==> run Y: inputs <==
Design fairArb, start of the top module:
module fairArb (
	input logic [15:0] bids,
	output logic [15:0] wins,
	input logic get_next_win,
	input logic clk,
	input logic rst
		);
clock: 4.0 ns
lec_check: 0
abc_area: 1
cap_margin: 20
core_aspect_ratio: 0.5
core_margin: 9
core_utilization: 60
cts_cluster_diameter: 25
cts_cluster_size: 99
slew_margin: 20
tns_end_percent: 5
run.sh (not shown) runs the stock make flow with config.mk's settings and CLKGATE_MAP_FILE=.
==> run H: changes against run Y <==
ABC_AREA = unset   (was 1)
CORE_ASPECT_RATIO = unset   (was 0.5)
CORE_MARGIN = 2   (was 9)
CORE_UTILIZATION = 58   (was 60)
CTS_CLUSTER_DIAMETER = unset   (was 25)
CTS_CLUSTER_SIZE = unset   (was 99)
SETUP_SLACK_MARGIN = -0.13   (was unset)
==> flow/constraint.sdc (replaced) <==
create_clock -name core_clock -period 3.22 [get_ports {clk}]
set_input_delay 0.6440 -clock core_clock [delete_from_list [all_inputs] [get_ports {clk}]]
set_output_delay 0.6440 -clock core_clock [all_outputs]
set_load 0.01 [all_outputs]
==> results <==
- Against run Y, the die size of run H is smaller by 29%.
- Synthesized area is about the same in run H and run Y.
- Synthesized cell count: run H is lower than run Y (about 30%).
- Run H stopped in 5_1_grt. Run Y completed with no timing, DRC or antenna violations.


==> 06-22: inputs <==
Starting RTL as in the previous note.
Settings: LEC_CHECK=0, CAP_MARGIN=10, CORE_ASPECT_RATIO=0.88, CORE_MARGIN=2, CORE_UTILIZATION=40, GPL_TIMING_DRIVEN=0, HOLD_SLACK_MARGIN=0.24, MIN_ROUTING_LAYER=met1, PLACE_DENSITY_LB_ADDON=0.26, SLEW_MARGIN=20, TNS_END_PERCENT=5; clock period 4.0 ns.
==> 11-03 (differences from 06-22) <==
==> flow/config.mk (replaced) <==
export PLATFORM = sky130hd
export DESIGN_NAME = fairArb
export DESIGN_NICKNAME = fairArb
export VERILOG_FILES = /design/flow/design.v
export SDC_FILE = /design/flow/constraint.sdc
export NUM_CORES = 4
export LEC_CHECK = 0
export CAP_MARGIN = 20
export CORE_MARGIN = 2
export CORE_UTILIZATION = 58
export SETUP_SLACK_MARGIN = 0.71
export SLEW_MARGIN = 20
==> flow/constraint.sdc (replaced) <==
create_clock -name core_clock -period 2.65 [get_ports {clk}]
set_input_delay 0.5300 -clock core_clock [delete_from_list [all_inputs] [get_ports {clk}]]
set_output_delay 0.5300 -clock core_clock [all_outputs]
set_load 0.01 [all_outputs]
==> flow_summary.json <==
{
  "fin_skew_ps": 2.36,
  "openroad.warnings": 26,
  "worst-endpoint-required_ps": 4200,
  "gr-usage-met3": 0.0510,
  "p_sw_frac": 0.416,
  "status": "complete, no violations",
  "p_sw_uw": 305,
  "worstSetupPathType": "primary input to flop",
  "hold_path_class": "flop to flop",
  "ff2ff_path_depth": 14,
  "path_delay_family": "simple AND/OR/NAND/NOR gates",
  "crit_path_end": "priority_f[2]"
}
the above is filed under 06-22

==> flow_summary.json <==
{
  "edf_count": 0,
  "status": "aborted with a tool error",
  "flow.stopped_at": "clock tree synthesis",
  "error": "[ERROR DPL-0038] Utilization greater than 100%, impossible to legalize",
  "die_w_microns": 72.2,
  "placed_cell_area_sq_um": 4290,
  "top_logic_kind": "simple AND/OR/NAND/NOR gates",
  "yosys_cells": 379,
  "syn_inst": 379,
  "synth_seq_share": 0.171
}
the above is filed under 11-03



==> run K: inputs <==
fairArb again, from the RTL that the note above started with.
clock: 5.56 ns
lec_check: 0
abc_area: 1
cap_margin: 5
cell_pad_in_sites_detail_placement: 2
cell_pad_in_sites_global_placement: 3
core_margin: 5
core_utilization: 51
cts_cluster_diameter: 20
cts_cluster_size: 79
gpl_routability_driven: 1
gpl_timing_driven: 0
max_routing_layer: met5
min_routing_layer: met2
setup_slack_margin: 0.11
slew_margin: 20
==> inputs of run G, as changes to run K <==
==> flow/config.mk (replaced) <==
export PLATFORM = sky130hd
export DESIGN_NAME = fairArb
export DESIGN_NICKNAME = fairArb
export VERILOG_FILES = /design/flow/design.v
export SDC_FILE = /design/flow/constraint.sdc
export NUM_CORES = 4
export LEC_CHECK = 0
export CAP_MARGIN = 20
export CORE_MARGIN = 2
export CORE_UTILIZATION = 70
export SLEW_MARGIN = 20
==> flow/constraint.sdc (replaced) <==
create_clock -name core_clock -period 3.75 [get_ports {clk}]
set_input_delay 0.7500 -clock core_clock [delete_from_list [all_inputs] [get_ports {clk}]]
set_output_delay 0.7500 -clock core_clock [all_outputs]
set_load 0.01 [all_outputs]
==> notes <==
Die area: run K is higher than run G (57%). Run G ended with an error in 4_1_cts. Run K died in 3_1_place_gp_skip_io with GPL-0301. Against run K, the synthesized cell count of run G is lower by about 30%. In area after synthesis, run K and run G hardly differ.


==> build 34: inputs <==
fairArb again, from the RTL that the note above started with.
Settings: LEC_CHECK=0, CAP_MARGIN=5, CORE_MARGIN=2, CORE_UTILIZATION=66, CTS_CLUSTER_DIAMETER=37, HOLD_SLACK_MARGIN=-0.09, SETUP_SLACK_MARGIN=0.52, SLEW_MARGIN=20; clock period 3.77 ns.
==> build 12: changes against build 34 <==
Settings changed: ABC_AREA set to 1, CAP_MARGIN 5 to 10, CORE_UTILIZATION 66 to 72, CTS_CLUSTER_DIAMETER 37 to not set, CTS_CLUSTER_SIZE set to 72, HOLD_SLACK_MARGIN -0.09 to not set, SETUP_SLACK_MARGIN 0.52 to 0.67.
==> flow/constraint.sdc (replaced) <==
create_clock -name core_clock -period 2.26 [get_ports {clk}]
set_input_delay 0.4520 -clock core_clock [delete_from_list [all_inputs] [get_ports {clk}]]
set_output_delay 0.4520 -clock core_clock [all_outputs]
set_load 0.01 [all_outputs]
==> build 1: changes against build 34 <==
Settings changed: CAP_MARGIN 5 to 20, CTS_CLUSTER_DIAMETER 37 to not set, SETUP_SLACK_MARGIN 0.52 to -0.28.
==> build 18: changes against build 34 <==
Settings changed: ABC_AREA set to 1, CAP_MARGIN 5 to 20, CORE_UTILIZATION 66 to 64, CTS_CLUSTER_DIAMETER 37 to not set, HOLD_SLACK_MARGIN -0.09 to not set, SETUP_SLACK_MARGIN 0.52 to -0.2.
==> flow/constraint.sdc (replaced) <==
create_clock -name core_clock -period 3.09 [get_ports {clk}]
set_input_delay 0.6180 -clock core_clock [delete_from_list [all_inputs] [get_ports {clk}]]
set_output_delay 0.6180 -clock core_clock [all_outputs]
set_load 0.01 [all_outputs]
==> qor summary <==
|  | build 1 | build 34 | build 12 | build 18 |
|---|---|---|---|---|
| Run status | failed layout checks | did not finish | did not finish | failed layout checks |
| Stage where the flow stopped | - | global routing (5_1_grt) | global placement (3_3_place_gp) | - |
| Reasons for failing layout checks | negative setup slack | - | - | negative setup slack |
| Number of routed nets with antenna violations | 0 | - | - | 0 |
| Die height | 67.9 um | 67.9 um | 65.2 um | 68.9 um |
| Crit Path Class | input port to flop | - | - | input port to flop |
| Critical Path Source | bids[2] | - | - | bids[8] |
| Warning total across the stage logs | 28 | - | - | 28 |
| Placed inst area | 0.00345 mm2 | 0.00347 mm2 | - | 0.00343 mm2 |
| Area of the multi-input gates | 0.00204 mm2 | - | - | 0.00191 mm2 |
| AO/OA Area Share | 0.346 | 0.346 | 0.105 | 0.105 |
| Non-Clock Buffer Count | 101 | - | - | 89 |
| Share of total power in combinational logic | 0.475 | - | - | 0.524 |
| Relative contribution of the clock network to total power | 0.189 | - | - | 0.165 |
| Setup slack of the most critical reg-to-reg path | 180 ps | - | - | -50 ps |
| Area growth from synthesis to final layout | 29.5% | - | - | 29.7% |
| Worst Path Required | 3950 ps | - | - | 3200 ps |


==> job 6219 <==
Starting RTL as in the previous note.
make LEC_CHECK=0 ABC_AREA=1 CAP_MARGIN=20 CORE_ASPECT_RATIO=0.5 CORE_MARGIN=9 CORE_UTILIZATION=60 CTS_CLUSTER_DIAMETER=23 CTS_CLUSTER_SIZE=99 SETUP_SLACK_MARGIN=0.66 SLEW_MARGIN=20 TNS_END_PERCENT=5 finish   # period 4.0 ns
==> inputs of job 6720, as changes to job 6219 <==
==> flow/config.mk (replaced) <==
export PLATFORM = sky130hd
export DESIGN_NAME = fairArb
export DESIGN_NICKNAME = fairArb
export VERILOG_FILES = /design/flow/design.v
export SDC_FILE = /design/flow/constraint.sdc
export NUM_CORES = 4
export LEC_CHECK = 0
export CAP_MARGIN = 20
export CORE_MARGIN = 2
export CORE_UTILIZATION = 58
export SLEW_MARGIN = 20
==> flow/constraint.sdc (replaced) <==
create_clock -name core_clock -period 3.47 [get_ports {clk}]
set_input_delay 0.6940 -clock core_clock [delete_from_list [all_inputs] [get_ports {clk}]]
set_output_delay 0.6940 -clock core_clock [all_outputs]
set_load 0.01 [all_outputs]
==> impl_metrics.sql <==
-- load yosys + openroad results
INSERT INTO impl_metrics (metric_group, metric, value, unit) VALUES
('setup_path', 'endpoint_kind', 'register', ''),
('drt', 'top_signal_layer_used', 'met4', ''),
('synth', 'synth-cells-yosys', '537', ''),
('synth', 'synth.net_count', '557', ''),
('setup_path', 'critical-path-top-cell-by-count', 'sky130_fd_sc_hd__nand2_1', ''),
('setup_path', 'setup.worst_path.start_class', 'register', ''),
('status', 'outcome', 'complete, no violations', ''),
('global_routing', 'grt_pass1_wl', '15900', 'um'),
('synth', 'yosys.area.top_type', 'sky130_fd_sc_hd__nand2_1', '');
The numbers above come from job 6219.

==> impl_metrics.sql <==
-- implementation run metrics
INSERT INTO impl_metrics (metric_group, metric, value, unit) VALUES
('synth', 'synth.area.mux_share', '0.836', '%'),
('status', 'outcome', 'aborted with a tool error', ''),
('die', 'die_height', '72.2', 'um'),
('status', 'failed_stage', 'global routing (5_1_grt)', ''),
('synth', 'yosys.area.top_type', 'sky130_fd_sc_hd__dfxtp_1', ''),
('status', 'error_line', '[ERROR GRT-0232] Routing congestion too high. Check the congestion heatmap in the GUI.', ''),
('synth', 'synth.net_count', '399', '');
The numbers above come from job 6720.

Power figures rest on the tool's default switching activity, not on a simulated workload.
